==> inputs of job 2185 <==
==> flow/design.v <==
module uart_tx #(
    parameter BAUD_DIV = 434
) (
    input logic clk,
    input logic rst_n,
    input logic tx_start,
    input logic [7:0] data_in,
    output logic tx_busy,
    output logic tx
);
    logic [9:0] tx_shift;   
    logic [3:0] bit_count;
    logic [11:0] baud_counter;
    logic tx_active;
    always_ff @(posedge clk or negedge rst_n) begin
        if (!rst_n) begin
            tx_active <= 0;
            baud_counter <= 0;
            tx_busy <= 0;
            tx <= 1;   
        end else begin
            if (tx_start && !tx_active) begin
                tx_active <= 1;
                tx_shift <= {1'b1, data_in, 1'b0};   
                baud_counter <= BAUD_DIV;
                bit_count <= 0;
                tx_busy <= 1;
            end else if (tx_active) begin
                if (baud_counter == 0) begin
                    baud_counter <= BAUD_DIV;
                    tx <= tx_shift[0];   
                    tx_shift <= {1'b1, tx_shift[9:1]};   
                    bit_count <= bit_count + 1;
                    if (bit_count == 9) begin   
                        tx_active <= 0;
                        tx_busy <= 0;
                    end
                end else begin
                    baud_counter <= baud_counter - 1;
                end
            end
        end
    end
endmodule
module uart_rx #(
    parameter BAUD_DIV = 434   
) (
    input logic clk,
    input logic rst_n,
    input logic rx,
    output logic [7:0] data_out,
    output logic data_valid,
	 	output logic [7:0] leds
);
    logic [11:0] baud_counter;
    logic [3:0] bit_count;
    logic [7:0] rx_shift;
    logic rx_active;
    always_ff @(posedge clk or negedge rst_n) begin
        if (!rst_n) begin
            baud_counter <= 0;
            bit_count <= 0;
            rx_active <= 0;
            data_valid <= 0;
            rx_shift <= 8'b0;   
        end else begin
            if (!rx_active && !rx) begin
                rx_active <= 1;
                baud_counter <= BAUD_DIV / 2;
                bit_count <= 0;
                rx_shift <= 8'b0;   
            end else if (rx_active) begin
                if (baud_counter == 0) begin
                    baud_counter <= BAUD_DIV;
                    if (bit_count < 9) begin
                        rx_shift <= {rx, rx_shift[7:1]};   
                        bit_count <= bit_count + 1;
                    end else begin
                        rx_active <= 0;
                        data_out <= rx_shift;  
								leds <= rx_shift;
                        data_valid <= 1;
                    end
                end else begin
                    baud_counter <= baud_counter - 1;
                end
            end else begin
                data_valid <= 0;
            end
        end
    end
endmodule
module uart_edge_detection (
    input logic clk,           
    input logic rst_n,         
    input logic uart_rx,       
    output logic uart_tx,      
    output logic led_rx,       
    output logic led_tx,       
    output logic data_ready    
);
    parameter CLOCK_FREQ = 50000000;    
    parameter BAUD_RATE  = 115200;
    parameter BAUD_DIV   = CLOCK_FREQ / BAUD_RATE;
    parameter THRESHOLD  = 4;           
    logic [7:0] rx_data;
    logic rx_done;
    logic [7:0] processed_data;
    logic tx_start;
    logic tx_busy;
    logic [7:0] image_data [0:63];     
    logic [7:0] conv_result [0:35];    
    logic [5:0] rx_counter;            
    logic [5:0] tx_counter;            
    typedef enum logic [1:0] {IDLE, RECEIVE, PROCESS, SEND} state_t;
    state_t state, next_state;
    uart_rx #(
        .BAUD_DIV(BAUD_DIV)
    ) uart_receiver (
        .clk(clk),
        .rst_n(rst_n),
        .rx(uart_rx),
        .data_out(rx_data),
        .data_valid(rx_done)
    );
    uart_tx #(
        .BAUD_DIV(BAUD_DIV)
    ) uart_transmitter (
        .clk(clk),
        .rst_n(rst_n),
        .tx_start(tx_start),
        .data_in(processed_data),
        .tx_busy(tx_busy),
        .tx(uart_tx)
    );
    always_ff @(posedge clk or negedge rst_n) begin
        if (!rst_n)
            state <= IDLE;
        else
            state <= next_state;
    end
    always_comb begin
        case (state)
            IDLE:      next_state = (rx_done) ? RECEIVE : IDLE;
            RECEIVE:   next_state = (rx_counter == 6'd63 && rx_done) ? PROCESS : RECEIVE;
            PROCESS:   next_state = SEND;
            SEND:      next_state = (tx_counter == 6'd36 && !tx_busy) ? IDLE : SEND;
            default:   next_state = IDLE;
        endcase
    end
    always_ff @(posedge clk or negedge rst_n) begin
        if (!rst_n) begin
            rx_counter <= 6'd0;
        end else if ((state == IDLE || state == RECEIVE) && rx_done) begin
            image_data[rx_counter] <= rx_data;
            rx_counter <= rx_counter + 1;
        end else if (state == IDLE) begin
            rx_counter <= 6'd0;
        end
    end
    integer i, j, k, l;
    reg [3:0] sum;
    always_ff @(posedge clk or negedge rst_n) begin
        if (!rst_n) begin
            for (i = 0; i < 36; i = i + 1)
                conv_result[i] <= 8'd0;
        end else if (state == PROCESS) begin
            for (i = 0; i < 6; i = i + 1) begin
                for (j = 0; j < 6; j = j + 1) begin
                    sum = 0;
                    for (k = 0; k < 3; k = k + 1) begin
                        for (l = 0; l < 3; l = l + 1) begin
                            sum = sum + image_data[(i + k) * 8 + (j + l)][0];
                        end
                    end
                    conv_result[i * 6 + j] <= (sum >= THRESHOLD) ? 8'b1 : 8'b0;
                end
            end
        end
    end
    always_ff @(posedge clk or negedge rst_n) begin
        if (!rst_n) begin
            tx_counter <= 6'd0;
            tx_start <= 1'b0;
            processed_data <= 8'd0;
        end else if (state == SEND) begin
            if (!tx_busy && !tx_start) begin
                tx_start <= 1'b1;
                processed_data <= conv_result[tx_counter];
                tx_counter <= tx_counter + 1;
            end else if (tx_start && tx_busy) begin
                tx_start <= 1'b0;
            end
        end else begin
            tx_counter <= 6'd0;
            tx_start <= 1'b0;
        end
    end
    always_ff @(posedge clk or negedge rst_n) begin
        if (!rst_n) begin
            led_rx <= 1'b0;
            led_tx <= 1'b0;
            data_ready <= 1'b0;
        end else begin
            led_rx <= (state == RECEIVE) ? rx_done : 1'b0;
            led_tx <= (state == SEND) ? ~tx_busy : 1'b0;
            data_ready <= (state == SEND);  
        end
    end
endmodule
==> flow/run.sh <==
#!/bin/bash
# the make line also repeats each setting of config.mk as NAME=value (left out here)
make -C /OpenROAD-flow-scripts/flow DESIGN_CONFIG=/design/flow/config.mk WORK_HOME=/design/flow/orfs CLKGATE_MAP_FILE= finish
==> flow/config.mk <==
export PLATFORM = sky130hd
export DESIGN_NAME = uart_edge_detection
export DESIGN_NICKNAME = uart_edge_detection
export VERILOG_FILES = /design/flow/design.v
export SDC_FILE = /design/flow/constraint.sdc
export NUM_CORES = 4
export LEC_CHECK = 0
export CAP_MARGIN = 20
export CORE_MARGIN = 2
export CORE_UTILIZATION = 72
export CTS_CLUSTER_DIAMETER = 27
export CTS_CLUSTER_SIZE = 21
export PLACE_DENSITY = 0.38
export SETUP_SLACK_MARGIN = 0.48
export SLEW_MARGIN = 20
==> flow/constraint.sdc <==
create_clock -name core_clock -period 3.2 [get_ports {clk}]
set_input_delay 0.6400 -clock core_clock [delete_from_list [all_inputs] [get_ports {clk}]]
set_output_delay 0.6400 -clock core_clock [all_outputs]
set_load 0.01 [all_outputs]
==> job 8240 (differences from job 2185) <==
Settings changed: CORE_UTILIZATION 72 to 70, CTS_CLUSTER_DIAMETER 27 to 28, CTS_CLUSTER_SIZE 21 to 72, PLACE_DENSITY 0.38 to default, PLACE_DENSITY_LB_ADDON from default to 0.25, SETUP_SLACK_MARGIN 0.48 to default, TNS_END_PERCENT from default to 5.
==> flow/constraint.sdc (replaced) <==
create_clock -name core_clock -period 15.5 [get_ports {clk}]
set_input_delay 3.1000 -clock core_clock [delete_from_list [all_inputs] [get_ports {clk}]]
set_output_delay 3.1000 -clock core_clock [all_outputs]
set_load 0.01 [all_outputs]
==> job 8201 (differences from job 2185) <==
Settings changed: CORE_UTILIZATION 72 to 31, CTS_CLUSTER_DIAMETER 27 to default, CTS_CLUSTER_SIZE 21 to default, PLACE_DENSITY 0.38 to default, SETUP_SLACK_MARGIN 0.48 to default.
==> flow/constraint.sdc (replaced) <==
create_clock -name core_clock -period 5.74 [get_ports {clk}]
set_input_delay 1.1480 -clock core_clock [delete_from_list [all_inputs] [get_ports {clk}]]
set_output_delay 1.1480 -clock core_clock [all_outputs]
set_load 0.01 [all_outputs]
==> results <==
- Clock skew: job 8240 is lower than job 2185 (0.0016 ns).
- Of job 8240 and job 8201, job 8201 has the higher cell area (gap 3.1%, measured against job 8201).
- The lowest non-clock buffer count belongs to job 8240, the highest to job 2185.
- In flip-flop count, job 8201 and job 8240 do not differ.
- Of job 2185 and job 8240, job 8240 has the higher worst setup slack (gap 11 ns).
==> figures <==
item	job 8240	job 8201	job 2185
Result of the run	no timing/DRC/antenna violations	no timing/DRC/antenna violations	no timing/DRC/antenna violations
Area of the multi-input gates	0.00684 mm2	0.00684 mm2	0.00708 mm2
Transition time of the tightest slew-check pin	0.842 ns	0.940 ns	0.894 ns
Wire length of the first global-routing pass	44.3 mm	46.4 mm	49.4 mm
Global-route met3 utilization	5.72%	2.76%	6.41%
Width of the die	138 um	206 um	136 um
Post-Route M1 WL	10.9 mm	13.0 mm	12.5 mm
Most repeated library cell on the critical path	-	fa_1	fa_1
Met1 demand-to-capacity share in global routing	39.5%	18.6%	44.3%
Layout-to-synthesis area ratio	1.060x	1.094x	1.162x
Global-route met2 utilization	48.4%	23.2%	59.6%
IR Drop Worst-Case VDD	0.0750 mV	0.136 mV	0.390 mV
Power is estimated from default activity; no workload was simulated.
